**flow/config.mk**
```make
export PLATFORM = sky130hd
export DESIGN_NAME = mult32x32
export DESIGN_NICKNAME = mult32x32
export VERILOG_FILES = /design/flow/design.v
export SDC_FILE = /design/flow/constraint.sdc
export NUM_CORES = 4
export LEC_CHECK = 0
export ABC_AREA = 1
export CAP_MARGIN = 20
export CORE_MARGIN = 2
export CORE_UTILIZATION = 72
export SETUP_SLACK_MARGIN = 1.3
export SLEW_MARGIN = 20
```
**flow/constraint.sdc**
```tcl
create_clock -name core_clock -period 5.94 [get_ports {clk}]
set_input_delay 1.1880 -clock core_clock [delete_from_list [all_inputs] [get_ports {clk}]]
set_output_delay 1.1880 -clock core_clock [all_outputs]
set_load 0.01 [all_outputs]
```
**flow/design.v**
```verilog
module mult32x32_fsm (
    input logic clk,               
    input logic reset,             
    input logic start,             
    output logic busy,             
    output logic [1:0] a_sel,      
    output logic b_sel,            
    output logic [2:0] shift_sel,  
    output logic upd_prod,         
    output logic clr_prod          
);
	typedef enum { idle, handle1, handle2, handle3, handle4, handle5, handle6, handle7, handle8} sm_type;
	sm_type current_state;
	sm_type next_state;
	always_ff @(posedge clk, posedge reset) begin
		if (reset== 1'b1) begin
			current_state <=idle;
		end
		else begin
			current_state <= next_state;
		end
	end
	always_comb begin
		next_state= current_state;
		busy=1'b1;
		upd_prod= 1'b1;
		clr_prod= 1'b0;
		a_sel= 2'b0;
		b_sel= 1'b0;
		shift_sel= 3'b0;
		case(current_state)
			idle: begin
				if(start== 1'b0) begin
					next_state=idle;
					busy=1'b0;
					upd_prod=1'b0;
				end
				else begin
					next_state=handle1;
					busy=1'b0;
					upd_prod=1'b0;
					clr_prod=1'b1;
				end
			end
			handle1: begin
				next_state= handle2;
				a_sel=2'b0;
				b_sel=1'b0;
				shift_sel=3'b0;
			end
			handle2: begin
				next_state= handle3;
				a_sel=2'b01;
				b_sel=1'b0;
				shift_sel=3'b001;
			end
			handle3: begin
				next_state= handle4;
				a_sel=2'b10;
				b_sel=1'b0;
				shift_sel=3'b010;
			end
			handle4: begin
				next_state= handle5;
				a_sel=2'b11;
				b_sel=1'b0;
				shift_sel=3'b011;
			end
			handle5: begin
				next_state= handle6;
				a_sel=2'b0;
				b_sel=1'b1;
				shift_sel=3'b010;
			end
			handle6: begin
				next_state= handle7;
				a_sel=2'b01;
				b_sel=1'b1;
				shift_sel=3'b011;
			end
			handle7: begin
				next_state= handle8;
				a_sel=2'b10;
				b_sel=1'b1;
				shift_sel=3'b100;
			end
			handle8: begin
				next_state= idle;
				a_sel=2'b11;
				b_sel=1'b1;
				shift_sel=3'b101;
			end
		endcase
	end
endmodule
module mult32x32_arith (
    input logic clk,              
    input logic reset,            
    input logic [31:0] a,         
    input logic [31:0] b,         
    input logic [1:0] a_sel,      
    input logic b_sel,            
    input logic [2:0] shift_sel,  
    input logic upd_prod,         
    input logic clr_prod,         
    output logic [63:0] product   
);
logic [15:0] out16;
logic [7:0] out8;
always_comb begin
	case(a_sel)
		2'b00: out8 = a[7:0];
		2'b01: out8 = a[15:8];
		2'b10: out8 = a[23:16];
		2'b11: out8 = a[31:24];
	endcase
end
always_comb begin
	case(b_sel)
		1'b0: out16 = b[15:0];
		1'b1: out16 = b[31:16];
	endcase
end
logic [23:0] mult;
always_comb begin
	mult = out16 * out8;
end
logic [63:0] shifted;
always_comb begin
	shifted = 64'b0;
	case(shift_sel)
		3'b000: shifted = mult;
		3'b001: shifted = mult << 8; 
		3'b010: shifted = mult << 16;
		3'b011: shifted = mult << 24;
		3'b100: shifted = mult << 32;
		3'b101: shifted = mult << 40;
	endcase
end
always_ff @(posedge clk, posedge reset) begin
	if(reset == 1'b1) begin 
		product <= 64'b0;
	end
	else begin
		if(clr_prod == 1'b1) begin
			product <= 64'b0;
		end
		else if (upd_prod == 1'b1) begin
			product <= product + shifted;
		end
	end
end
endmodule
module mult32x32 (
    input logic clk,             
    input logic reset,           
    input logic start,           
    input logic [31:0] a,        
    input logic [31:0] b,        
    output logic busy,           
    output logic [63:0] product  
);
logic [1:0] a_sel;
logic b_sel;
logic [2:0] shift_sel;
logic upd_prod;
logic clr_prod;
mult32x32_fsm fsm(
	.clk(clk),
	.reset(reset),
	.start(start),
	.busy(busy),
	.a_sel(a_sel),
	.b_sel(b_sel),
	.shift_sel(shift_sel),
	.upd_prod(upd_prod),
	.clr_prod(clr_prod)
);
mult32x32_arith arith(
	.clk(clk),
	.reset(reset),
	.a(a),
	.b(b),
	.a_sel(a_sel),
	.b_sel(b_sel),
	.shift_sel(shift_sel),
	.upd_prod(upd_prod),
	.clr_prod(clr_prod),
	.product(product)
);
endmodule
```
**flow/run.sh**
```bash
#!/bin/bash
# the make line also repeats each setting of config.mk as NAME=value (left out here)
make -C /OpenROAD-flow-scripts/flow DESIGN_CONFIG=/design/flow/config.mk WORK_HOME=/design/flow/orfs CLKGATE_MAP_FILE= finish
```
==> reports/summary.txt, run 1 <==
status - stopped before the end
Stop stage - detailed placement
run-stopping error - [ERROR DPL-0038] Utilization greater than 100%, impossible to legalize
top cells, area - nand2_1 (17%), dfrtp_1 (14%), fa_1 (13%)
cells after synthesis - 2019
xor/xnor share - 2.51%
Post-Syn Area per Cell - 6.39 sq um
Seq/Total Area, Yosys - 14.2%
die area - 0.0190 sq mm
syn nets - 2278
Yosys chip area - 0.0129 sq mm
FFs w/ async S/R, synth - 100%
Initial Util - 74.0%
IO buf count - 131
commonest cells in the synthesized netlist - nand2_1 (567), inv_1 (324), nor2_1 (283)
Post-synth EDFFs - 0
ao+oa area frac - 14.5%
Die Wd - 138 um
number of cell rows - 48
Mux area share - 0.466%
Yosys reg bits - 73
Synth cell types - 55
yosys warning tally - 2
io pins - 132
fa+ha+maj area frac - 23.6%
Core Area - 0.0174 sq mm
yosys cell count - 2019
Simple-Gate Fraction of Synth Area - 33.4%
GPL Wtd Cong - 1.15
count leader, synth - nand2_1
synthesized cell area - 0.0129 sq mm
Synth top area share - 16.5%
post-synth top area cell - nand2_1
Top logic family - simple AND/OR/NAND/NOR gates
Commonest flop - dfrtp_1
chip height - 138 um
==> metrics by stage <==
step | setup TNS (ps) | instance area [sq um]
floorplan | -27230 | 13600
global placement | -93030 | 17600
==> run 2: changes to the inputs <==
- ABC_AREA: 1 -> not set
- CORE_UTILIZATION: 72 -> 58
- CTS_CLUSTER_DIAMETER: not set -> 379
- SETUP_SLACK_MARGIN: 1.3 -> not set
- clock period: 5.94 -> 8.65 ns (I/O delays scaled with it)
==> run 2 against run 1 <==
Effect of this change:
- the run fails in global routing
- synthesized cell count shrank 26%
- die area is 11% higher
- area after synthesis fell by 10%
==> reports/summary.txt, run 2 <==
status - stopped before the end
Stop stage - global routing
run-stopping error - [ERROR GRT-0232] Routing congestion too high. Check the congestion heatmap in the GUI.
Num CTS Buffers - 9
Seq/Total Area, Yosys - 15.8%
H-tree lvl count - 3
Yosys reg bits - 73
Die Wd - 145 um
Synth top area share - 15.6%
xor/xnor share - 5.38%
yosys warning tally - 2
Detailed Place HPWL - 32000 um
clock root cell - clkbuf_16
number of cell rows - 51
die area - 0.0211 sq mm
Post-Syn Area per Cell - 7.76 sq um
DP Cell Count - 2210
Top logic family - adder cells
count leader, synth - nor2_1
chip height - 145 um
io pins - 132
Placed Area - 0.0160 sq mm
synthesized cell area - 0.0116 sq mm
fa+ha+maj area frac - 26.3%
Mux area share - 1.95%
hold-fix buffers at CTS - 0
ao+oa area frac - 23.0%
yosys cell count - 1490
commonest cells in the synthesized netlist - nor2_1 (195), nand2_1 (153), inv_1 (128)
syn nets - 1749
GPL Wtd Cong - 1.05
IO buf count - 131
cells after synthesis - 1490
Initial Util - 59.2%
Post-synth EDFFs - 0
Core Area - 0.0195 sq mm
Simple-Gate Fraction of Synth Area - 21.2%
FFs w/ async S/R, synth - 100%
post-synth top area cell - dfrtp_1
grt total ovfl - 188
Bufs on Longest Clock Path - 2
total track usage - 79.4%
Commonest flop - dfrtp_1
Synth cell types - 76
top cells, area - dfrtp_1 (16%), fa_1 (15%), ha_1 (12%)
Yosys chip area - 0.0116 sq mm
clock net sink count - 73
[run 2: metal layers]
layer | overflow | global-route usage, %
met2 | 104 | 97.2
met5 | 1 | 20.0
met1 | 1 | 77.3
met4 | 79 | 89.0
met3 | 3 | 60.8
[run 2: metrics by stage]
stage	setup TNS, ps	utilization, %	setup slack [ps]
detailed placement	-41840	81.8	-1250
CTS	0	90.8	0.891
floorplan	-23.8	-	-23.8
global placement	-34620	81.8	-1130
[run 2: timing repair]
item | in CTS
setup endpoints to repair | 47
gates resized | 273
setup buffers | 52
cloned | 1
pin swaps | 171
==> run 3: changes to the inputs <==
- CTS_CLUSTER_DIAMETER: 379 -> 37
- clock period: 8.65 -> 8.28 ns (I/O delays scaled with it)
==> run 3 against run 2 <==
Effect of this change:
- the flow again stops in global routing
- area after synthesis is the same
- die area is the same
- synthesized cell count is the same
==> reports/summary.txt, run 3 <==
status - stopped before the end
Stop stage - global routing
run-stopping error - [ERROR GRT-0232] Routing congestion too high. Check the congestion heatmap in the GUI.
yosys cell count - 1490
total track usage - 79.3%
die area - 0.0211 sq mm
FFs w/ async S/R, synth - 100%
Initial Util - 59.2%
Yosys reg bits - 73
io pins - 132
Mux area share - 1.95%
ao+oa area frac - 23.0%
post-synth top area cell - dfrtp_1
Simple-Gate Fraction of Synth Area - 21.2%
count leader, synth - nor2_1
H-tree lvl count - 3
Detailed Place HPWL - 32100 um
syn nets - 1749
IO buf count - 131
Seq/Total Area, Yosys - 15.8%
hold-fix buffers at CTS - 0
Post-synth EDFFs - 0
Synth top area share - 15.6%
Synth cell types - 76
DP Cell Count - 2194
synthesized cell area - 0.0116 sq mm
Die Wd - 145 um
cells after synthesis - 1490
top cells, area - dfrtp_1 (16%), fa_1 (15%), ha_1 (12%)
Post-Syn Area per Cell - 7.76 sq um
grt total ovfl - 12
clock net sink count - 73
yosys warning tally - 2
Top logic family - adder cells
GPL Wtd Cong - 0.993
number of cell rows - 51
Commonest flop - dfrtp_1
chip height - 145 um
xor/xnor share - 5.38%
Num CTS Buffers - 9
Yosys chip area - 0.0116 sq mm
Bufs on Longest Clock Path - 2
Core Area - 0.0195 sq mm
commonest cells in the synthesized netlist - nor2_1 (195), nand2_1 (153), inv_1 (128)
fa+ha+maj area frac - 26.3%
clock root cell - clkbuf_16
run 3: stage by stage:
| stage | cell area [sq um] | worst slack, ps | hold WS (ps) |
|---|---|---|---|
| floorplan | 11800 | 0.242 | 331 |
| global placement | 16000 | -1340 | 333 |
| detailed placement | 16000 | -1520 | 336 |
| CTS | 18300 | -225 | 350 |
run 3: layer usage:
metal	track usage [%]	overflow
met1	78.2	0
met2	92.9	7
met3	67.8	0
met4	78.2	5
met5	48.1	0
run 3: timing repair:
action	CTS
gates cloned	1
resized	412
setup endpoints to repair	47
pin swaps	186
setup buffers	83
==> run 4: changes to the inputs <==
- ABC_AREA: not set -> 0
- CAP_MARGIN: 20 -> 30
- CELL_PAD_IN_SITES_GLOBAL_PLACEMENT: not set -> 1
- CORE_ASPECT_RATIO: not set -> 1.08
- CORE_UTILIZATION: 58 -> 48
- CTS_CLUSTER_DIAMETER: 37 -> 280
- CTS_CLUSTER_SIZE: not set -> 27
- GPL_TIMING_DRIVEN: not set -> 0
- MAX_ROUTING_LAYER: not set -> met4
- PLACE_DENSITY: not set -> 0.74
- TNS_END_PERCENT: not set -> 65
- clock period: 8.28 -> 6.76 ns (I/O delays scaled with it)
==> run 4 against run 3 <==
Effect of this change:
- now fails the layout checks on negative setup slack
- area after synthesis is the same
- die area grew 20%
- synthesized cell count unchanged
==> reports/summary.txt, run 4 <==
worst path bufs/invs - 8
peak fanout along the critical path - 6
post-route cell area - 0.0178 sq mm
fillers - 1728
Placed Area - 0.0138 sq mm
Die Wd - 153 um
post-synth top area cell - dfrtp_1
P&R area growth vs syn - 53.6%
GPL Wtd Cong - 0.963
CTS clk-pin slew, worst paths - 60 ps
WHS Path Cells - 0
yosys warning tally - 2
Final Slew Violations - 0
status - failed layout checks
synthesized cell area - 0.0116 sq mm
Cell Count, Final, Fillers Out - 2134
DR pass1 iterations - 5
initial antenna violation count - 0
FFs w/ async S/R, synth - 100%
Num CTS Buffers - 9
crit path kind - in -> reg
chip height - 165 um
ao+oa area frac - 23.0%
DR vias - 12667
Core Area - 0.0238 sq mm
Yosys reg bits - 73
final WL - 43600 um
total track usage - 34.2%
syn nets - 1749
Min-Delay Path Class - reg -> reg
clock net sink count - 73
worst min-delay path endpoint - fsm.current_state[3]
Worst R2R Path Depth - 38
io pins - 132
IO buf count - 131
per-cell routed wire length - 20.4 um
CP max stage cell - fa_2
Yosys chip area - 0.0116 sq mm
maximum clock frequency - 116 MHz
Final Hold Viols - 0
Setup crit start - a[28]
cells after synthesis - 1490
Late-Pin Clk Latency - 360 ps
Max Clock Skew - 13.0 ps
layout check faults - negative setup slack
Synth top area share - 15.6%
tally of OpenROAD warnings - 31
first-pass GRT wire length - 67100 um
count leader, synth - nor2_1
drt drc - 0
grt total ovfl - 0
Relative slew margins - 41.6%
slowest stage delay, CP - 580 ps
Worst Hold Launch - fsm.current_state[5]
flop-to-flop setup slack - -1850 ps
Bufs on Longest Clock Path - 2
Post-Syn Area per Cell - 7.76 sq um
worst setup path end - arith.product[55]
worst reg2reg endpoint - arith.product[55]
number of cell rows - 59
Detailed Place HPWL - 31000 um
Synth cell types - 76
vias in the first global route - 12665
Vias/cell - 5.94
setup slack after layout - -1860 ps
top cell family by delay on the critical path - AND-OR/OR-AND gates
DP Cell Count - 1928
fin crit share - 128%
yosys cell count - 1490
Core Util, Final - 74.5%
Setup violations, final - 52
Top logic family - adder cells
critical path launch point type - input port
commonest cells in the synthesized netlist - nor2_1 (195), nand2_1 (153), inv_1 (128)
CP Capture Type - register
Net count, final - 2083
Commonest flop - dfrtp_1
CTS tree - yes
register area - 0.00183 sq mm
Seq/Total Area, Yosys - 15.8%
max-cap violations - 0
Iter 0 DRT Violations - 736
xor/xnor share - 5.38%
Post-synth EDFFs - 0
Least-Margin Pin Slew - 870 ps
antenna diode count - 0
fa+ha+maj area frac - 26.3%
clock root cell - clkbuf_16
Final ANT Viol Nets - 0
unrepaired setup endpoints after global routing - yes
die area - 0.0253 sq mm
largest net degree at the start of global routing - 40
H-tree lvl count - 3
Critical Path RT - 6970 ps
Simple-Gate Fraction of Synth Area - 21.2%
Mux area share - 1.95%
critical path depth - 36
crit path DAT - 8840 ps
Initial Util - 48.5%
Final TNS setup - -73790 ps
top cells, area - dfrtp_1 (16%), fa_1 (15%), ha_1 (12%)
Period minus WS final - 8620 ps
Comb area - 0.0113 sq mm
Critical R2R Launch - fsm.current_state[4]
run 4: cell type report:
cell class                 count  area share, %
timing repair buffer         336           17.1
sequential                    73           10.3
clock buffer                  11           1.37
tap                          305           2.15
inverter                     129           2.74
multi-input combinational   1223           63.5
buffer                        52           2.28
clock inverter                 5          0.578
run 4: what timing repair did:
item | CTS | global route
gates resized | 332 | 158
hold buffers | 0 | 0
setup endpoints to repair | 56 | 57
pin swaps | 142 | 134
setup buffers | 149 | 54
gates cloned | 4 | 0
run 4: metal layers:
metal	global-route usage, %	share of wire (%)
met5	-	0
met4	13.4	4.7
met3	3.63	5.2
met2	60.8	50
met1	40.1	40
run 4: metrics by stage:
step | hold WS (ps) | setup slack (ps)
after floorplan | 331 | -1090
after detailed placement | 336 | -3410
final | 356 | -1860
after CTS | 358 | -1860
after global routing | 382 | -2070
after global placement | 336 | -3340
==> run 5: changes to the inputs <==
- ABC_AREA: 0 -> not set
- CAP_MARGIN: 30 -> 20
- CELL_PAD_IN_SITES_GLOBAL_PLACEMENT: 1 -> not set
- CORE_ASPECT_RATIO: 1.08 -> 0.5
- CORE_UTILIZATION: 48 -> 69
- CTS_CLUSTER_DIAMETER: 280 -> 385
- CTS_CLUSTER_SIZE: 27 -> 96
- GPL_TIMING_DRIVEN: 0 -> not set
- MAX_ROUTING_LAYER: met4 -> not set
- PLACE_DENSITY: 0.74 -> 0.4
- SETUP_SLACK_MARGIN: not set -> 2.84
- TNS_END_PERCENT: 65 -> 5
- clock period: 6.76 -> 10.4 ns (I/O delays scaled with it)
==> run 5 against run 4 <==
Effect of this change:
- synthesized cell count is the same
- die area shrank 29%
- area after synthesis is the same
- the flow now stops in global routing
==> reports/summary.txt, run 5 <==
status - stopped before the end
Stop stage - global routing
run-stopping error - [ERROR GRT-0232] Routing congestion too high. Check the congestion heatmap in the GUI.
Bufs on Longest Clock Path - 2
Initial Util - 70.5%
die area - 0.0179 sq mm
IO buf count - 131
xor/xnor share - 5.38%
Mux area share - 1.95%
Post-Syn Area per Cell - 7.76 sq um
clock root cell - clkbuf_16
Core Area - 0.0164 sq mm
Num CTS Buffers - 9
Synth top area share - 15.6%
chip height - 95.5 um
FFs w/ async S/R, synth - 100%
Commonest flop - dfrtp_1
synthesized cell area - 0.0116 sq mm
Simple-Gate Fraction of Synth Area - 21.2%
grt total ovfl - 86
Die Wd - 187 um
post-synth top area cell - dfrtp_1
number of cell rows - 33
Detailed Place HPWL - 30500 um
DP Cell Count - 1817
cells after synthesis - 1490
count leader, synth - nor2_1
Synth cell types - 76
GPL Wtd Cong - 1.02
fa+ha+maj area frac - 26.3%
Post-synth EDFFs - 0
total track usage - 77.7%
top cells, area - dfrtp_1 (16%), fa_1 (15%), ha_1 (12%)
Yosys reg bits - 73
commonest cells in the synthesized netlist - nor2_1 (195), nand2_1 (153), inv_1 (128)
ao+oa area frac - 23.0%
Seq/Total Area, Yosys - 15.8%
H-tree lvl count - 3
Top logic family - adder cells
Placed Area - 0.0135 sq mm
io pins - 132
yosys cell count - 1490
Yosys chip area - 0.0116 sq mm
yosys warning tally - 2
syn nets - 1749
clock net sink count - 73
## run 5: metrics by stage
| stage | util (%) | hold WS [ps] | setup WS, ps |
|---|---|---|---|
| 2_1_floorplan | - | 331 | 1850 |
| 3_3_place_gp | 82.7 | 334 | 242 |
| 3_5_place_dp | 82.7 | 343 | -14.9 |
| 4_1_cts | 92.4 | 356 | 1190 |
## run 5: timing repair
| item | CTS |
|---|---|
| hold buffers | 0 |
| gates resized | 179 |
| pin swaps | 91 |
| buffers inserted | 86 |
| endpoints found under the setup margin | 55 |
## run 5: per-layer routing
| metal | GRT usage (%) | overflow |
|---|---|---|
| met5 | 51.4 | 0 |
| met3 | 65.4 | 4 |
| met4 | 72.9 | 45 |
| met2 | 93.0 | 33 |
| met1 | 77.8 | 4 |
==> run 6: changes to the inputs <==
- CORE_ASPECT_RATIO: 0.5 -> not set
- CORE_UTILIZATION: 69 -> 12
- CTS_CLUSTER_DIAMETER: 385 -> not set
- CTS_CLUSTER_SIZE: 96 -> not set
- PLACE_DENSITY: 0.4 -> not set
- SETUP_SLACK_MARGIN: 2.84 -> not set
- TNS_END_PERCENT: 5 -> not set
- clock period: 10.4 -> 15.6 ns (I/O delays scaled with it)
==> run 6 against run 5 <==
Effect of this change:
- the run now finishes clean
- area after synthesis is the same
- die area grew to 5.5 times the previous value
- synthesized cell count is the same
==> reports/summary.txt, run 6 <==
worst setup path end - arith.product[61]
Num CTS Buffers - 9
slowest stage delay, CP - 780 ps
FFs w/ async S/R, synth - 100%
GPL Wtd Cong - 0.890
Post-Syn Area per Cell - 7.76 sq um
final WL - 43200 um
crit path DAT - 11860 ps
post_cts resized - 0
CTS clk-pin slew, worst paths - 60 ps
Synth cell types - 76
Post-CTS Setup Repair Bufs - 0
Die Wd - 314 um
CTS tree - yes
commonest cells in the synthesized netlist - nor2_1 (195), nand2_1 (153), inv_1 (128)
Commonest flop - dfrtp_1
DR pass1 iterations - 5
total track usage - 8.69%
Net count, final - 1845
Initial Util - 12.1%
Final Slew Violations - 0
Final TNS setup - 0 ps
fa+ha+maj area frac - 26.3%
Comb area - 0.00904 sq mm
worst min-delay path endpoint - fsm.current_state[3]
Max Clock Skew - 5.95 ps
syn nets - 1749
Core Area - 0.0953 sq mm
DR vias - 11361
Critical Path RT - 15820 ps
critical path depth - 31
Setup violations, final - 0
max-cap violations - 0
initial antenna violation count - 0
clock root cell - clkbuf_16
register area - 0.00183 sq mm
per-cell routed wire length - 15.1 um
Seq/Total Area, Yosys - 15.8%
Yosys chip area - 0.0116 sq mm
Synth top area share - 15.6%
Final Hold Viols - 0
fillers - 10878
Min-Delay Path Class - reg -> reg
first-pass GRT wire length - 66100 um
post-synth top area cell - dfrtp_1
worst reg2reg endpoint - arith.product[61]
Mux area share - 1.95%
CP max stage cell - a211oi_1
chip height - 314 um
clock net sink count - 73
Top logic family - adder cells
top cell family by delay on the critical path - AND-OR/OR-AND gates
Critical R2R Launch - fsm.current_state[4]
Least-Margin Pin Slew - 1110 ps
Simple-Gate Fraction of Synth Area - 21.2%
WHS Path Cells - 0
synthesized cell area - 0.0116 sq mm
Relative slew margins - 26.3%
CP Capture Type - register
Detailed Place HPWL - 35200 um
maximum clock frequency - 85.9 MHz
Worst path most repeated cell - fa_1
unrepaired setup endpoints after global routing - no
number of cell rows - 113
Cell Count, Final, Fillers Out - 2856
Setup crit start - a[19]
IO buf count - 131
die area - 0.0988 sq mm
Period minus WS final - 11640 ps
top cells, area - dfrtp_1 (16%), fa_1 (15%), ha_1 (12%)
drt drc - 0
Worst R2R Path Depth - 33
antenna diode count - 0
io pins - 132
Vias/cell - 3.98
yosys cell count - 1490
flop-to-flop setup slack - 5440 ps
largest net degree at the start of global routing - 87
Yosys reg bits - 73
worst path bufs/invs - 4
Worst Hold Launch - fsm.current_state[5]
Bufs on Longest Clock Path - 2
status - complete, no violations
crit path kind - in -> reg
ao+oa area frac - 23.0%
count leader, synth - nor2_1
fin crit share - 74.6%
Final ANT Viol Nets - 0
xor/xnor share - 5.38%
Iter 0 DRT Violations - 837
vias in the first global route - 10975
yosys warning tally - 2
Late-Pin Clk Latency - 370 ps
tally of OpenROAD warnings - 26
P&R area growth vs syn - 27.3%
grt total ovfl - 0
hold-fix buffers at CTS - 0
peak fanout along the critical path - 16
Post-synth EDFFs - 0
H-tree lvl count - 3
DP Cell Count - 2840
cells after synthesis - 1490
critical path launch point type - input port
-- run 6: cell type report --
cell class / instances / area share [%]
Multi-Input combinational cell: 1223 / 61.4
Sequential cell: 73 / 12.4
Tap cell: 1265 / 10.8
Timing Repair Buffer: 150 / 9.90
Inverter: 129 / 3.30
Clock buffer: 10 / 1.62
Clock inverter: 6 / 0.612
-- run 6: metrics by stage --
step	util [%]	setup WS (ps)	hold WS (ps)	cell area (sq um)
after floorplan	-	5240	331	11600
after global placement	15.1	3740	334	14400
after detailed placement	15.1	3680	337	14400
after CTS	15.4	4070	352	14700
after global routing	15.4	3360	356	14700
final	15.4	3960	351	14700
-- run 6: layer usage --
layer	GRT usage (%)	wire length [um]	part of all wire, %	vias up
met5	0	0	0	-
met4	1.99	791	1.8	0
met3	2.70	3690	8.5	31
met2	13.5	19000	44	426
met1	11.7	19700	46	5500
li1	-	-	-	5404
==> run 7: changes to the inputs <==
- ABC_AREA: not set -> 1
- CAP_MARGIN: 20 -> 40
- CELL_PAD_IN_SITES_DETAIL_PLACEMENT: not set -> 2
- CELL_PAD_IN_SITES_GLOBAL_PLACEMENT: not set -> 0
- CORE_ASPECT_RATIO: not set -> 0.67
- CORE_MARGIN: 2 -> 8
- CORE_UTILIZATION: 12 -> 19
- CTS_CLUSTER_SIZE: not set -> 64
- GPL_ROUTABILITY_DRIVEN: not set -> 0
- GPL_TIMING_DRIVEN: not set -> 0
- HOLD_SLACK_MARGIN: not set -> 0.08
- MAX_ROUTING_LAYER: not set -> met4
- MIN_ROUTING_LAYER: not set -> met2
- PLACE_DENSITY_LB_ADDON: not set -> 0.19
- TNS_END_PERCENT: not set -> 25
- clock period: 15.6 -> 12.0 ns (I/O delays scaled with it)
==> run 7 against run 6 <==
Effect of this change:
- via count increased by 81%
- non-clock buffer count up 32
- sequential share of layout area decreased by 0.91 points
- synthesized cell count is 36% higher
- sequential cell count stayed put
- first-iteration DRC count rose to 4.0 times the previous value
- area after synthesis up 12%
- critical path type unchanged
- highest routed layer unchanged
==> reports/summary.txt, run 7 <==
slowest stage delay, CP - 800 ps
Yosys reg bits - 73
Post-CTS Setup Repair Bufs - 0
final WL - 73500 um
Top logic family - simple AND/OR/NAND/NOR gates
crit path DAT - 11530 ps
syn nets - 2278
flop-to-flop setup slack - 2040 ps
Least-Margin Pin Slew - 1010 ps
IO buf count - 131
per-cell routed wire length - 23.6 um
die area - 0.0766 sq mm
Post-Syn Area per Cell - 6.39 sq um
chip height - 229 um
Comb area - 0.00960 sq mm
critical path launch point type - input port
Final TNS setup - 0 ps
DR vias - 20617
DR pass1 iterations - 10
Late-Pin Clk Latency - 400 ps
critical path depth - 32
Detailed Place HPWL - 56600 um
worst path bufs/invs - 5
Final Slew Violations - 0
Min-Delay Path Class - reg -> reg
status - complete, no violations
DP Cell Count - 3078
top cell family by delay on the critical path - simple AND/OR/NAND/NOR gates
Setup violations, final - 0
CTS clk-pin slew, worst paths - 70 ps
initial antenna violation count - 0
xor/xnor share - 2.51%
Commonest flop - dfrtp_1
Vias/cell - 6.61
post_cts resized - 0
Synth cell types - 55
Synth top area share - 16.5%
Period minus WS final - 11240 ps
maximum clock frequency - 89.0 MHz
crit path kind - in -> reg
vias in the first global route - 24262
Cell Count, Final, Fillers Out - 3118
max-cap violations - 0
number of cell rows - 78
Critical Path RT - 12290 ps
drt drc - 0
fa+ha+maj area frac - 23.6%
CP max stage cell - a21oi_1
cells after synthesis - 2019
hold-fix buffers at CTS - 0
worst setup path end - arith.product[45]
Worst R2R Path Depth - 33
Seq/Total Area, Yosys - 14.2%
H-tree lvl count - 3
largest net degree at the start of global routing - 43
yosys warning tally - 2
Bufs on Longest Clock Path - 2
CP Capture Type - register
post-route cell area - 0.0159 sq mm
yosys cell count - 2019
Critical R2R Launch - fsm.current_state[1]
Post-synth EDFFs - 0
Worst path most repeated cell - nand2_1
count leader, synth - nand2_1
clock root cell - clkbuf_16
worst reg2reg endpoint - arith.product[45]
Initial Util - 19.1%
fin crit share - 93.7%
Mux area share - 0.466%
WHS Path Cells - 0
fillers - 8229
peak fanout along the critical path - 6
top cells, area - nand2_1 (17%), dfrtp_1 (14%), fa_1 (13%)
clock net sink count - 73
Die Wd - 334 um
Num CTS Buffers - 9
synthesized cell area - 0.0129 sq mm
Placed Area - 0.0154 sq mm
Relative slew margins - 32.5%
Yosys chip area - 0.0129 sq mm
Max Clock Skew - 9.22 ps
first-pass GRT wire length - 110000 um
ao+oa area frac - 14.5%
total track usage - 30.6%
register area - 0.00183 sq mm
grt total ovfl - 0
FFs w/ async S/R, synth - 100%
Final ANT Viol Nets - 0
worst min-delay path endpoint - fsm.current_state[3]
Simple-Gate Fraction of Synth Area - 33.4%
worst hold slack - 357 ps
P&R area growth vs syn - 23.2%
io pins - 132
Core Area - 0.0674 sq mm
unrepaired setup endpoints after global routing - no
Iter 0 DRT Violations - 3384
CTS tree - yes
tally of OpenROAD warnings - 26
commonest cells in the synthesized netlist - nand2_1 (567), inv_1 (324), nor2_1 (283)
Net count, final - 2439
setup slack after layout - 759 ps
Setup crit start - b[13]
post-synth top area cell - nand2_1
Worst Hold Launch - fsm.current_state[5]
Final Hold Viols - 0
pre-CTS setup slack - 1390 ps
-- run 7: layout make-up --
class | count | share of cell area (%)
Inverter | 335 | 8.02
Timing Repair Buffer | 150 | 9.39
Sequential cell | 73 | 11.5
Tap cell | 920 | 7.24
Multi-Input combinational cell | 1579 | 60.4
Clock inverter | 7 | 0.535
Buffer | 32 | 1.28
Antenna cell | 13 | 0.205
Clock buffer | 9 | 1.42
-- run 7: per-stage QoR --
step                      util [%]
after floorplan                  -
after global placement        22.8
after detailed placement      22.9
after CTS                     23.4
after global routing          23.5
final                         23.6
-- run 7: per-layer routing --
metal / vias to the layer above / wire length, um / global-route usage, %
met1: 6982 / 0 / -
met3: 684 / 33800 / 42.8
li1: 6710 / - / -
met5: - / 0 / -
met4: 0 / 6440 / 7.27
met2: 6241 / 33300 / 32.5
==> run 8: changes to the inputs <==
- ABC_AREA: 1 -> 0
- CAP_MARGIN: 40 -> 25
- CELL_PAD_IN_SITES_DETAIL_PLACEMENT: 2 -> not set
- CELL_PAD_IN_SITES_GLOBAL_PLACEMENT: 0 -> not set
- CORE_ASPECT_RATIO: 0.67 -> 1.08
- CORE_MARGIN: 8 -> 2
- CORE_UTILIZATION: 19 -> 57
- CTS_CLUSTER_DIAMETER: not set -> 35
- CTS_CLUSTER_SIZE: 64 -> 27
- GPL_ROUTABILITY_DRIVEN: 0 -> not set
- GPL_TIMING_DRIVEN: 0 -> 1
- HOLD_SLACK_MARGIN: 0.08 -> not set
- MAX_ROUTING_LAYER: met4 -> not set
- MIN_ROUTING_LAYER: met2 -> not set
- PLACE_DENSITY: not set -> 0.74
- PLACE_DENSITY_LB_ADDON: 0.19 -> not set
- TNS_END_PERCENT: 25 -> 5
- clock period: 12.0 -> 8.41 ns (I/O delays scaled with it)
==> run 8 against run 7 <==
Effect of this change:
- now fails the layout checks on negative setup slack
- synthesized cell count down 26%
- via count is 30% lower
- hold slack gained 5.3 ps
- area after synthesis decreased by 10%
- utilization increased by 64 points
- global-route usage is 13 points higher
- non-clock buffer count increased by 354
- largest cell class unchanged
==> reports/summary.txt, run 8 <==
worst min-delay path endpoint - fsm.current_state[3]
peak fanout along the critical path - 5
Worst Hold Launch - fsm.current_state[5]
Comb area - 0.0102 sq mm
vias in the first global route - 14402
Simple-Gate Fraction of Synth Area - 21.2%
layout check faults - negative setup slack
Vias/cell - 6.45
Net count, final - 2231
Placed Area - 0.0159 sq mm
Post-Syn Area per Cell - 7.76 sq um
Setup crit start - a[7]
max-cap violations - 0
number of cell rows - 54
crit path DAT - 9650 ps
Die Wd - 141 um
H-tree lvl count - 3
Num CTS Buffers - 9
Top logic family - adder cells
largest net degree at the start of global routing - 74
hold-fix buffers at CTS - 0
Yosys chip area - 0.0116 sq mm
initial antenna violation count - 0
Post-synth EDFFs - 0
Min-Delay Path Class - reg -> reg
worst path bufs/invs - 11
Bufs on Longest Clock Path - 2
IO buf count - 131
worst reg2reg endpoint - arith.product[60]
crit path kind - in -> reg
Yosys reg bits - 73
slowest stage delay, CP - 560 ps
yosys cell count - 1490
DR pass1 iterations - 6
worst setup path end - arith.product[60]
per-cell routed wire length - 22.5 um
Least-Margin Pin Slew - 999 ps
ao+oa area frac - 23.0%
maximum clock frequency - 106 MHz
WHS Path Cells - 0
tally of OpenROAD warnings - 30
Critical Path RT - 8630 ps
Detailed Place HPWL - 32800 um
critical path depth - 34
Worst path most repeated cell - buf_4
setup slack after layout - -1010 ps
first-pass GRT wire length - 75200 um
count leader, synth - nor2_1
FFs w/ async S/R, synth - 100%
CP max stage cell - fa_1
Final TNS setup - -30930 ps
fin crit share - 112%
io pins - 132
drt drc - 0
flop-to-flop setup slack - -410 ps
Late-Pin Clk Latency - 370 ps
Critical R2R Launch - fsm.current_state[4]
Iter 0 DRT Violations - 1300
status - failed layout checks
register area - 0.00183 sq mm
yosys warning tally - 2
P&R area growth vs syn - 51.7%
clock net sink count - 73
GPL Wtd Cong - 0.980
critical path launch point type - input port
post-route cell area - 0.0175 sq mm
grt total ovfl - 0
Synth top area share - 15.6%
unrepaired setup endpoints after global routing - yes
post-synth top area cell - dfrtp_1
Setup violations, final - 46
Initial Util - 57.6%
Cell Count, Final, Fillers Out - 2229
Period minus WS final - 9420 ps
Core Util, Final - 87.4%
CP Capture Type - register
die area - 0.0214 sq mm
Final ANT Viol Nets - 0
Core Area - 0.0201 sq mm
Worst R2R Path Depth - 35
total track usage - 43.9%
commonest cells in the synthesized netlist - nor2_1 (195), nand2_1 (153), inv_1 (128)
syn nets - 1749
Max Clock Skew - 20.1 ps
cells after synthesis - 1490
fa+ha+maj area frac - 26.3%
DR vias - 14382
Commonest flop - dfrtp_1
top cells, area - dfrtp_1 (16%), fa_1 (15%), ha_1 (12%)
fillers - 1060
Relative slew margins - 33.3%
synthesized cell area - 0.0116 sq mm
xor/xnor share - 5.38%
Seq/Total Area, Yosys - 15.8%
top cell family by delay on the critical path - adder cells
Mux area share - 1.95%
CTS tree - yes
antenna diode count - 0
clock root cell - clkbuf_16
Final Hold Viols - 0
Final Slew Violations - 0
DP Cell Count - 2174
final WL - 50200 um
Synth cell types - 76
CTS clk-pin slew, worst paths - 70 ps
chip height - 152 um
## run 8: layout make-up
| type | instances | area share, % |
|---|---|---|
| Clock buffer | 9 | 1.28 |
| Clock inverter | 7 | 0.342 |
| Inverter | 129 | 2.76 |
| Multi-Input combinational cell | 1223 | 58.1 |
| Sequential cell | 73 | 10.4 |
| Tap cell | 252 | 1.80 |
| Timing Repair Buffer | 536 | 25.3 |
## run 8: metrics by stage
| step | hold slack [ps] | worst slack, ps |
|---|---|---|
| floorplan | 331 | -19.4 |
| global placement | 345 | -1320 |
| detailed placement | 348 | -1410 |
| CTS | 363 | -437 |
| global route | 364 | -1190 |
| finish | 363 | -1010 |
## run 8: per-layer routing
layer | vias to the layer above | track usage, % | share of wire, %
met5 | - | 0 | 0
met4 | 0 | 25.5 | 8.2
met3 | 356 | 8.23 | 11
met2 | 1023 | 74.6 | 46
met1 | 6839 | 51.7 | 35
li1 | 6164 | - | -
## run 8: timing repair
item	CTS	global route
setup buffers	32	5
pin swaps	111	50
setup endpoints to repair	42	48
cloned	1	1
gates resized	166	79
==> run 9: changes to the inputs <==
- ABC_AREA: 0 -> not set
- CAP_MARGIN: 25 -> 20
- CORE_ASPECT_RATIO: 1.08 -> not set
- CORE_UTILIZATION: 57 -> 62
- CTS_CLUSTER_DIAMETER: 35 -> 318
- CTS_CLUSTER_SIZE: 27 -> not set
- GPL_TIMING_DRIVEN: 1 -> 0
- HOLD_SLACK_MARGIN: not set -> 0.11
- MAX_ROUTING_LAYER: not set -> met5
- MIN_ROUTING_LAYER: not set -> met1
- PLACE_DENSITY: 0.74 -> not set
- PLACE_DENSITY_LB_ADDON: not set -> 0.01
- SETUP_SLACK_MARGIN: not set -> 1.76
- SLEW_MARGIN: 20 -> 40
- TNS_END_PERCENT: 5 -> not set
- clock period: 8.41 -> 8.29 ns (I/O delays scaled with it)
==> run 9 against run 8 <==
Effect of this change:
- the flow now stops in global routing
- synthesized cell count did not move
- area after synthesis stayed put
- die area is 7.9% lower
==> reports/summary.txt, run 9 <==
hold-fix buffers at CTS - 0
Post-Syn Area per Cell - 7.76 sq um
FFs w/ async S/R, synth - 100%
Top logic family - adder cells
Initial Util - 63.7%
chip height - 141 um
H-tree lvl count - 3
count leader, synth - nor2_1
IO buf count - 131
Core Area - 0.0181 sq mm
Num CTS Buffers - 9
Seq/Total Area, Yosys - 15.8%
Post-synth EDFFs - 0
Yosys chip area - 0.0116 sq mm
post-synth top area cell - dfrtp_1
top cells, area - dfrtp_1 (16%), fa_1 (15%), ha_1 (12%)
xor/xnor share - 5.38%
die area - 0.0198 sq mm
run-stopping error - [ERROR DPL-0038] Utilization greater than 100%, impossible to legalize
Detailed Place HPWL - 30800 um
yosys cell count - 1490
clock net sink count - 73
Simple-Gate Fraction of Synth Area - 21.2%
Bufs on Longest Clock Path - 2
GPL Wtd Cong - 0.971
Commonest flop - dfrtp_1
status - stopped before the end
clock root cell - clkbuf_16
synthesized cell area - 0.0116 sq mm
Stop stage - global routing
syn nets - 1749
pre-CTS setup slack - -1860 ps
yosys warning tally - 2
io pins - 132
Yosys reg bits - 73
Mux area share - 1.95%
fa+ha+maj area frac - 26.3%
cells after synthesis - 1490
commonest cells in the synthesized netlist - nor2_1 (195), nand2_1 (153), inv_1 (128)
ao+oa area frac - 23.0%
number of cell rows - 49
Die Wd - 141 um
Synth cell types - 76
Synth top area share - 15.6%
run 9: through the flow:
stage	instances	hold slack, ps	area [sq um]
after CTS	2005	355	16400
after detailed placement	1851	341	13800
after global placement	1850	334	13800
after floorplan	1490	331	12200
run 9: what timing repair did:
item                                    in CTS
resized                                    369
pin swaps                                  168
hold endpoints to repair                     0
endpoints found under the setup margin      58
buffers inserted                           134
cloned                                       4
==> run 10: changes to the inputs <==
- CTS_CLUSTER_DIAMETER: 318 -> not set
- GPL_TIMING_DRIVEN: 0 -> not set
- HOLD_SLACK_MARGIN: 0.11 -> not set
- MAX_ROUTING_LAYER: met5 -> not set
- MIN_ROUTING_LAYER: met1 -> not set
- PLACE_DENSITY: not set -> 0.39
- PLACE_DENSITY_LB_ADDON: 0.01 -> not set
- SETUP_SLACK_MARGIN: 1.76 -> not set
- SLEW_MARGIN: 40 -> 20
- TNS_END_PERCENT: not set -> 15
- clock period: 8.29 -> 8.1 ns (I/O delays scaled with it)
==> run 10 against run 9 <==
Effect of this change:
- area after synthesis did not move
- synthesized cell count stayed put
- the run fails in clock tree synthesis
- die area unchanged
==> reports/summary.txt, run 10 <==
FFs w/ async S/R, synth - 100%
count leader, synth - nor2_1
status - stopped before the end
commonest cells in the synthesized netlist - nor2_1 (195), nand2_1 (153), inv_1 (128)
number of cell rows - 49
Synth cell types - 76
Seq/Total Area, Yosys - 15.8%
top cells, area - dfrtp_1 (16%), fa_1 (15%), ha_1 (12%)
Core Area - 0.0181 sq mm
xor/xnor share - 5.38%
io pins - 132
syn nets - 1749
GPL Wtd Cong - 0.996
die area - 0.0198 sq mm
Mux area share - 1.95%
cells after synthesis - 1490
fa+ha+maj area frac - 26.3%
yosys cell count - 1490
post-synth top area cell - dfrtp_1
Detailed Place HPWL - 33700 um
Commonest flop - dfrtp_1
Die Wd - 141 um
Yosys chip area - 0.0116 sq mm
Post-Syn Area per Cell - 7.76 sq um
Placed Area - 0.0160 sq mm
run-stopping error - [ERROR DPL-0033] detailed placement checks failed during check placement.
ao+oa area frac - 23.0%
Synth top area share - 15.6%
Yosys reg bits - 73
Simple-Gate Fraction of Synth Area - 21.2%
chip height - 141 um
Top logic family - adder cells
yosys warning tally - 2
Post-synth EDFFs - 0
synthesized cell area - 0.0116 sq mm
Initial Util - 63.7%
Stop stage - clock tree synthesis
IO buf count - 131
==> run 10: per-stage QoR <==
step	std cells	worst slack (ps)	hold WS (ps)	TNS, ps
after floorplan	1490	-37.4	331	-75.9
after global placement	2156	-1220	336	-39150
after detailed placement	2156	-1460	341	-51460
==> run 11: changes to the inputs <==
- ABC_AREA: not set -> 0
- CAP_MARGIN: 20 -> 15
- CORE_ASPECT_RATIO: not set -> 0.87
- CORE_UTILIZATION: 62 -> 72
- CTS_CLUSTER_DIAMETER: not set -> 290
- CTS_CLUSTER_SIZE: not set -> 46
- GPL_TIMING_DRIVEN: not set -> 1
- PLACE_DENSITY: 0.39 -> not set
- SETUP_SLACK_MARGIN: not set -> -0.28
- TNS_END_PERCENT: 15 -> 70
- clock period: 8.1 -> 4.64 ns (I/O delays scaled with it)
==> run 11 against run 10 <==
Effect of this change:
- die area decreased by 13%
- area after synthesis unchanged
- synthesized cell count unchanged
- the flow stops in detailed placement
==> reports/summary.txt, run 11 <==
Post-Syn Area per Cell - 7.76 sq um
Mux area share - 1.95%
yosys warning tally - 2
IO buf count - 131
Commonest flop - dfrtp_1
Yosys reg bits - 73
Core Area - 0.0158 sq mm
Seq/Total Area, Yosys - 15.8%
synthesized cell area - 0.0116 sq mm
Post-synth EDFFs - 0
GPL Wtd Cong - 1.11
Simple-Gate Fraction of Synth Area - 21.2%
syn nets - 1749
FFs w/ async S/R, synth - 100%
Synth top area share - 15.6%
post-synth top area cell - dfrtp_1
status - stopped before the end
xor/xnor share - 5.38%
Top logic family - adder cells
count leader, synth - nor2_1
Synth cell types - 76
Stop stage - detailed placement
die area - 0.0171 sq mm
Yosys chip area - 0.0116 sq mm
run-stopping error - [ERROR DPL-0038] Utilization greater than 100%, impossible to legalize
chip height - 122 um
cells after synthesis - 1490
yosys cell count - 1490
ao+oa area frac - 23.0%
Initial Util - 73.1%
commonest cells in the synthesized netlist - nor2_1 (195), nand2_1 (153), inv_1 (128)
top cells, area - dfrtp_1 (16%), fa_1 (15%), ha_1 (12%)
fa+ha+maj area frac - 26.3%
io pins - 132
Die Wd - 140 um
number of cell rows - 43
[run 11: metrics by stage]
step	instances	worst slack, ps
after global placement	2153	-3610
after floorplan	1490	-3160
==> run 12: changes to the inputs <==
- CAP_MARGIN: 15 -> 35
- CELL_PAD_IN_SITES_GLOBAL_PLACEMENT: not set -> 1
- CORE_ASPECT_RATIO: 0.87 -> 1.13
- CORE_MARGIN: 2 -> 9
- CORE_UTILIZATION: 72 -> 48
- CTS_CLUSTER_DIAMETER: 290 -> 280
- CTS_CLUSTER_SIZE: 46 -> 15
- MAX_ROUTING_LAYER: not set -> met5
- PLACE_DENSITY: not set -> 0.74
- SETUP_SLACK_MARGIN: -0.28 -> not set
- SLEW_MARGIN: 20 -> 30
- TNS_END_PERCENT: 70 -> 90
- clock period: 4.64 -> 6.16 ns (I/O delays scaled with it)
==> run 12 against run 11 <==
Effect of this change:
- the layout now fails its checks (negative setup slack)
- area after synthesis unchanged
- die area increased by 76%
- synthesized cell count unchanged
==> reports/summary.txt, run 12 <==
status - failed layout checks
layout check faults - negative setup slack
Relative slew margins - 38.7%
CP max stage cell - fa_1
CTS tree - yes
top cells, area - dfrtp_1 (16%), fa_1 (15%), ha_1 (12%)
commonest cells in the synthesized netlist - nor2_1 (195), nand2_1 (153), inv_1 (128)
Final Hold Viols - 0
Yosys reg bits - 73
top cell family by delay on the critical path - AND-OR/OR-AND gates
Commonest flop - dfrtp_1
CTS clk-pin slew, worst paths - 60 ps
Critical Path RT - 6360 ps
critical path depth - 34
per-cell routed wire length - 19.6 um
tally of OpenROAD warnings - 31
final WL - 47300 um
hold-fix buffers at CTS - 0
maximum clock frequency - 119 MHz
worst setup path end - arith.product[61]
P&R area growth vs syn - 68.7%
clock root cell - clkbuf_16
cells after synthesis - 1490
Late-Pin Clk Latency - 360 ps
fa+ha+maj area frac - 26.3%
first-pass GRT wire length - 72300 um
Seq/Total Area, Yosys - 15.8%
chip height - 183 um
Detailed Place HPWL - 33700 um
Post-Syn Area per Cell - 7.76 sq um
grt total ovfl - 0
Core Area - 0.0233 sq mm
Iter 0 DRT Violations - 1123
Top logic family - adder cells
antenna diode count - 0
Period minus WS final - 8420 ps
flop-to-flop setup slack - -2250 ps
unrepaired setup endpoints after global routing - yes
Comb area - 0.0109 sq mm
yosys cell count - 1490
peak fanout along the critical path - 5
initial antenna violation count - 0
syn nets - 1749
Cell Count, Final, Fillers Out - 2410
Max Clock Skew - 13.3 ps
Initial Util - 49.6%
DR pass1 iterations - 8
clock net sink count - 73
register area - 0.00183 sq mm
Critical R2R Launch - fsm.current_state[1]
Worst path most repeated cell - fa_1
Num CTS Buffers - 9
die area - 0.0300 sq mm
xor/xnor share - 5.38%
number of cell rows - 59
Synth cell types - 76
crit path kind - in -> reg
FFs w/ async S/R, synth - 100%
total track usage - 29.7%
Core Util, Final - 83.6%
Setup violations, final - 57
DP Cell Count - 2291
DR vias - 13890
yosys warning tally - 2
pre-CTS setup slack - -2880 ps
crit path DAT - 8620 ps
drt drc - 0
IO buf count - 131
worst min-delay path endpoint - fsm.current_state[3]
CP Capture Type - register
Synth top area share - 15.6%
synthesized cell area - 0.0116 sq mm
critical path launch point type - input port
max-cap violations - 0
Net count, final - 2359
Worst R2R Path Depth - 37
Post-synth EDFFs - 0
count leader, synth - nor2_1
worst path bufs/invs - 7
fillers - 1439
Worst Hold Launch - fsm.current_state[5]
Min-Delay Path Class - reg -> reg
Mux area share - 1.95%
Final ANT Viol Nets - 0
io pins - 132
worst reg2reg endpoint - arith.product[61]
GPL Wtd Cong - 1.00
Simple-Gate Fraction of Synth Area - 21.2%
Final Slew Violations - 0
largest net degree at the start of global routing - 87
post-synth top area cell - dfrtp_1
vias in the first global route - 14209
fin crit share - 137%
Die Wd - 164 um
Vias/cell - 5.76
Least-Margin Pin Slew - 920 ps
Bufs on Longest Clock Path - 2
setup slack after layout - -2260 ps
H-tree lvl count - 3
Yosys chip area - 0.0116 sq mm
WHS Path Cells - 0
ao+oa area frac - 23.0%
Setup crit start - a[4]
slowest stage delay, CP - 550 ps
[run 12: metrics by stage]
| stage | TNS [ps] | hold slack (ps) | instance area (sq um) |
|---|---|---|---|
| CTS | -89500 | 364 | 18600 |
| global placement | -126860 | 333 | 16700 |
| floorplan | -60030 | 331 | 12100 |
| global route | -113090 | 363 | 19500 |
| finish | -98250 | 366 | 19500 |
| detailed placement | -130610 | 352 | 16700 |
[run 12: cell type report]
cell class                      instances  share of cell area, %
Tap cell                              305                   1.96
Inverter                              129                   2.48
Multi-Input combinational cell       1223                   55.8
Clock buffer                           10                   1.17
Clock inverter                          6                  0.423
Sequential cell                        73                   9.37
Timing Repair Buffer                  664                   28.7
[run 12: repair_timing]
item                                    CTS  global route
setup buffers                            73            35
pin swaps                               143            69
resized                                 250           140
endpoints found under the setup margin   57            57
gates cloned                              4             0
[run 12: layer usage]
metal  vias to the layer above  GRT usage, %  part of all wire, %
li1                       6406             -                    -
met1                      6810          35.1                   39
met2                       542          53.7                   52
met3                       132          3.83                  5.4
met4                         0          10.8                  3.9
met5                         -             0                    0
==> run 13: changes to the inputs <==
- ABC_AREA: 0 -> not set
- CAP_MARGIN: 35 -> 0
- CELL_PAD_IN_SITES_DETAIL_PLACEMENT: not set -> 2
- CELL_PAD_IN_SITES_GLOBAL_PLACEMENT: 1 -> not set
- CORE_ASPECT_RATIO: 1.13 -> 0.54
- CORE_MARGIN: 9 -> 2
- CORE_UTILIZATION: 48 -> 71
- CTS_CLUSTER_DIAMETER: 280 -> 165
- CTS_CLUSTER_SIZE: 15 -> not set
- GPL_ROUTABILITY_DRIVEN: not set -> 1
- GPL_TIMING_DRIVEN: 1 -> 0
- MAX_ROUTING_LAYER: met5 -> met4
- PLACE_DENSITY: 0.74 -> not set
- SETUP_SLACK_MARGIN: not set -> -0.36
- SLEW_MARGIN: 30 -> 20
- TNS_END_PERCENT: 90 -> not set
- clock period: 6.16 -> 7.18 ns (I/O delays scaled with it)
==> run 13 against run 12 <==
Effect of this change:
- the flow now stops in detailed placement
- synthesized cell count unchanged
- area after synthesis unchanged
- die area down 42%
==> reports/summary.txt, run 13 <==
count leader, synth - nor2_1
Stop stage - detailed placement
Post-synth EDFFs - 0
run-stopping error - Error: detail_place.tcl, 38 bad optional access
fa+ha+maj area frac - 26.3%
Mux area share - 1.95%
chip height - 97.8 um
Top logic family - adder cells
FFs w/ async S/R, synth - 100%
Yosys reg bits - 73
status - stopped before the end
post-synth top area cell - dfrtp_1
die area - 0.0174 sq mm
Initial Util - 72.3%
yosys cell count - 1490
ao+oa area frac - 23.0%
GPL Wtd Cong - 1.12
top cells, area - dfrtp_1 (16%), fa_1 (15%), ha_1 (12%)
Post-Syn Area per Cell - 7.76 sq um
Yosys chip area - 0.0116 sq mm
cells after synthesis - 1490
Seq/Total Area, Yosys - 15.8%
syn nets - 1749
Synth cell types - 76
commonest cells in the synthesized netlist - nor2_1 (195), nand2_1 (153), inv_1 (128)
Die Wd - 178 um
yosys warning tally - 2
IO buf count - 131
Commonest flop - dfrtp_1
number of cell rows - 34
xor/xnor share - 5.38%
Synth top area share - 15.6%
io pins - 132
Simple-Gate Fraction of Synth Area - 21.2%
Core Area - 0.0160 sq mm
synthesized cell area - 0.0116 sq mm
run 13: through the flow:
stage / std cells / hold WS (ps) / worst slack, ps
global placement: 1837 / 334 / -2830
floorplan: 1490 / 331 / -722
==> run 14: changes to the inputs <==
- CAP_MARGIN: 0 -> 20
- CELL_PAD_IN_SITES_DETAIL_PLACEMENT: 2 -> not set
- CORE_ASPECT_RATIO: 0.54 -> not set
- CORE_UTILIZATION: 71 -> 72
- CTS_CLUSTER_DIAMETER: 165 -> 190
- CTS_CLUSTER_SIZE: not set -> 41
- GPL_ROUTABILITY_DRIVEN: 1 -> not set
- GPL_TIMING_DRIVEN: 0 -> not set
- HOLD_SLACK_MARGIN: not set -> -0.09
- MAX_ROUTING_LAYER: met4 -> not set
- SETUP_SLACK_MARGIN: -0.36 -> 2.14
- clock period: 7.18 -> 8.21 ns (I/O delays scaled with it)
==> run 14 against run 13 <==
Effect of this change:
- the flow again stops in detailed placement
- synthesized cell count is the same
- die area shrank 1.6%
- area after synthesis is the same
==> reports/summary.txt, run 14 <==
post-synth top area cell - dfrtp_1
IO buf count - 131
Core Area - 0.0158 sq mm
Seq/Total Area, Yosys - 15.8%
Synth top area share - 15.6%
Mux area share - 1.95%
io pins - 132
cells after synthesis - 1490
ao+oa area frac - 23.0%
Synth cell types - 76
Yosys reg bits - 73
chip height - 131 um
Top logic family - adder cells
synthesized cell area - 0.0116 sq mm
yosys cell count - 1490
Initial Util - 73.3%
run-stopping error - [ERROR DPL-0038] Utilization greater than 100%, impossible to legalize
number of cell rows - 46
commonest cells in the synthesized netlist - nor2_1 (195), nand2_1 (153), inv_1 (128)
GPL Wtd Cong - 1.06
die area - 0.0171 sq mm
yosys warning tally - 2
Die Wd - 131 um
Stop stage - detailed placement
Post-synth EDFFs - 0
Yosys chip area - 0.0116 sq mm
syn nets - 1749
Post-Syn Area per Cell - 7.76 sq um
status - stopped before the end
top cells, area - dfrtp_1 (16%), fa_1 (15%), ha_1 (12%)
Commonest flop - dfrtp_1
FFs w/ async S/R, synth - 100%
Simple-Gate Fraction of Synth Area - 21.2%
count leader, synth - nor2_1
xor/xnor share - 5.38%
fa+ha+maj area frac - 26.3%
-- run 14: metrics by stage --
step | setup WS (ps) | area (sq um)
after global placement | -1100 | 16200
after floorplan | 100 | 12200
==> run 15: changes to the inputs <==
- ABC_AREA: not set -> 1
- CTS_CLUSTER_DIAMETER: 190 -> 46
- CTS_CLUSTER_SIZE: 41 -> 39
- HOLD_SLACK_MARGIN: -0.09 -> not set
- PLACE_DENSITY_LB_ADDON: not set -> 0.26
- SETUP_SLACK_MARGIN: 2.14 -> 2.09
- TNS_END_PERCENT: not set -> 5
- clock period: 8.21 -> 7.64 ns (I/O delays scaled with it)
==> run 15 against run 14 <==
Effect of this change:
- synthesized cell count rose by 36%
- die area rose by 11%
- the flow stops in clock tree synthesis
- area after synthesis rose by 12%
==> reports/summary.txt, run 15 <==
Synth cell types - 55
fa+ha+maj area frac - 23.6%
Stop stage - clock tree synthesis
count leader, synth - nand2_1
cells after synthesis - 2019
status - stopped before the end
chip height - 138 um
Yosys reg bits - 73
Commonest flop - dfrtp_1
Mux area share - 0.466%
Post-Syn Area per Cell - 6.39 sq um
IO buf count - 131
Simple-Gate Fraction of Synth Area - 33.4%
number of cell rows - 48
Seq/Total Area, Yosys - 14.2%
post-synth top area cell - nand2_1
Yosys chip area - 0.0129 sq mm
DP Cell Count - 2630
top cells, area - nand2_1 (17%), dfrtp_1 (14%), fa_1 (13%)
synthesized cell area - 0.0129 sq mm
pre-CTS setup slack - -991 ps
syn nets - 2278
FFs w/ async S/R, synth - 100%
io pins - 132
Detailed Place HPWL - 47300 um
run-stopping error - [ERROR DPL-0038] Utilization greater than 100%, impossible to legalize
Post-synth EDFFs - 0
ao+oa area frac - 14.5%
Initial Util - 74.0%
Die Wd - 138 um
GPL Wtd Cong - 1.11
Core Area - 0.0174 sq mm
Synth top area share - 16.5%
xor/xnor share - 2.51%
yosys cell count - 2019
die area - 0.0190 sq mm
yosys warning tally - 2
commonest cells in the synthesized netlist - nand2_1 (567), inv_1 (324), nor2_1 (283)
Top logic family - simple AND/OR/NAND/NOR gates
## run 15: per-stage QoR
stage / area (sq um)
after floorplan: 13300
after global placement: 16800
after detailed placement: 16800
==> run 16: changes to the inputs <==
- CTS_CLUSTER_DIAMETER: 46 -> 400
- CTS_CLUSTER_SIZE: 39 -> 92
- PLACE_DENSITY_LB_ADDON: 0.26 -> 0.0
- SETUP_SLACK_MARGIN: 2.09 -> 1.4
- TNS_END_PERCENT: 5 -> not set
- clock period: 7.64 -> 4.66 ns (I/O delays scaled with it)
==> run 16 against run 15 <==
Effect of this change:
- the run fails in detailed placement
- synthesized cell count unchanged
- die area unchanged
- area after synthesis is the same
==> reports/summary.txt, run 16 <==
Core Area - 0.0174 sq mm
Post-Syn Area per Cell - 6.39 sq um
IO buf count - 131
io pins - 132
synthesized cell area - 0.0129 sq mm
syn nets - 2278
post-synth top area cell - nand2_1
commonest cells in the synthesized netlist - nand2_1 (567), inv_1 (324), nor2_1 (283)
top cells, area - nand2_1 (17%), dfrtp_1 (14%), fa_1 (13%)
Post-synth EDFFs - 0
number of cell rows - 48
yosys cell count - 2019
Yosys reg bits - 73
die area - 0.0190 sq mm
status - stopped before the end
Stop stage - detailed placement
fa+ha+maj area frac - 23.6%
chip height - 138 um
Top logic family - simple AND/OR/NAND/NOR gates
Initial Util - 74.0%
Simple-Gate Fraction of Synth Area - 33.4%
cells after synthesis - 2019
yosys warning tally - 2
Commonest flop - dfrtp_1
GPL Wtd Cong - 1.24
FFs w/ async S/R, synth - 100%
count leader, synth - nand2_1
ao+oa area frac - 14.5%
Die Wd - 138 um
Synth cell types - 55
Seq/Total Area, Yosys - 14.2%
Synth top area share - 16.5%
Mux area share - 0.466%
Yosys chip area - 0.0129 sq mm
xor/xnor share - 2.51%
run-stopping error - [ERROR DPL-0038] Utilization greater than 100%, impossible to legalize
## run 16: metrics by stage
step	setup TNS (ps)	area, sq um
floorplan	-84710	13600
global placement	-154230	17600
==> run 17: changes to the inputs <==
- ABC_AREA: 1 -> not set
- CORE_UTILIZATION: 72 -> 71
- CTS_CLUSTER_DIAMETER: 400 -> 190
- CTS_CLUSTER_SIZE: 92 -> 41
- HOLD_SLACK_MARGIN: not set -> 0.29
- PLACE_DENSITY_LB_ADDON: 0.0 -> not set
- SETUP_SLACK_MARGIN: 1.4 -> -0.58
- clock period: 4.66 -> 5.98 ns (I/O delays scaled with it)
==> run 17 against run 16 <==
Effect of this change:
- the run again fails in detailed placement
- area after synthesis fell by 10%
- die area decreased by 8.8%
- synthesized cell count shrank 26%
==> reports/summary.txt, run 17 <==
Simple-Gate Fraction of Synth Area - 21.2%
die area - 0.0173 sq mm
status - stopped before the end
Initial Util - 72.8%
FFs w/ async S/R, synth - 100%
Die Wd - 132 um
number of cell rows - 46
GPL Wtd Cong - 1.03
count leader, synth - nor2_1
fa+ha+maj area frac - 26.3%
Post-Syn Area per Cell - 7.76 sq um
Yosys chip area - 0.0116 sq mm
run-stopping error - [ERROR DPL-0038] Utilization greater than 100%, impossible to legalize
Seq/Total Area, Yosys - 15.8%
yosys cell count - 1490
yosys warning tally - 2
Mux area share - 1.95%
synthesized cell area - 0.0116 sq mm
Post-synth EDFFs - 0
Top logic family - adder cells
xor/xnor share - 5.38%
Synth top area share - 15.6%
cells after synthesis - 1490
io pins - 132
Stop stage - detailed placement
post-synth top area cell - dfrtp_1
syn nets - 1749
IO buf count - 131
Synth cell types - 76
Yosys reg bits - 73
Core Area - 0.0159 sq mm
ao+oa area frac - 23.0%
top cells, area - dfrtp_1 (16%), fa_1 (15%), ha_1 (12%)
commonest cells in the synthesized netlist - nor2_1 (195), nand2_1 (153), inv_1 (128)
Commonest flop - dfrtp_1
chip height - 132 um
-- run 17: metrics by stage --
| stage | setup TNS, ps | hold slack [ps] |
|---|---|---|
| floorplan | -69480 | 331 |
| global placement | -126690 | 336 |
==> run 18: changes to the inputs <==
- ABC_AREA: not set -> 1
- CORE_UTILIZATION: 71 -> 63
- CTS_CLUSTER_DIAMETER: 190 -> not set
- CTS_CLUSTER_SIZE: 41 -> not set
- HOLD_SLACK_MARGIN: 0.29 -> not set
- PLACE_DENSITY_LB_ADDON: not set -> 0.01
- SETUP_SLACK_MARGIN: -0.58 -> not set
- clock period: 5.98 -> 4.48 ns (I/O delays scaled with it)
==> run 18 against run 17 <==
Effect of this change:
- the run fails in clock tree synthesis
- die area up 25%
- synthesized cell count up 36%
- area after synthesis up 12%
==> reports/summary.txt, run 18 <==
status - stopped before the end
Stop stage - clock tree synthesis
run-stopping error - [ERROR DPL-0038] Utilization greater than 100%, impossible to legalize
cells after synthesis - 2019
io pins - 132
Simple-Gate Fraction of Synth Area - 33.4%
Post-synth EDFFs - 0
Synth top area share - 16.5%
commonest cells in the synthesized netlist - nand2_1 (567), inv_1 (324), nor2_1 (283)
chip height - 147 um
Die Wd - 147 um
Core Area - 0.0202 sq mm
Yosys reg bits - 73
DP Cell Count - 2736
Top logic family - simple AND/OR/NAND/NOR gates
post-synth top area cell - nand2_1
count leader, synth - nand2_1
synthesized cell area - 0.0129 sq mm
Detailed Place HPWL - 44500 um
yosys warning tally - 2
Commonest flop - dfrtp_1
yosys cell count - 2019
syn nets - 2278
number of cell rows - 52
xor/xnor share - 2.51%
die area - 0.0216 sq mm
ao+oa area frac - 14.5%
IO buf count - 131
Post-Syn Area per Cell - 6.39 sq um
Seq/Total Area, Yosys - 14.2%
Synth cell types - 55
top cells, area - nand2_1 (17%), dfrtp_1 (14%), fa_1 (13%)
GPL Wtd Cong - 1.10
Mux area share - 0.466%
Yosys chip area - 0.0129 sq mm
FFs w/ async S/R, synth - 100%
fa+ha+maj area frac - 23.6%
Initial Util - 63.9%
==> run 18: through the flow <==
stage / area (sq um) / worst slack [ps] / hold slack (ps)
after floorplan: 13600 / -1820 / 331
after global placement: 17700 / -3230 / 338
after detailed placement: 17700 / -3440 / 337
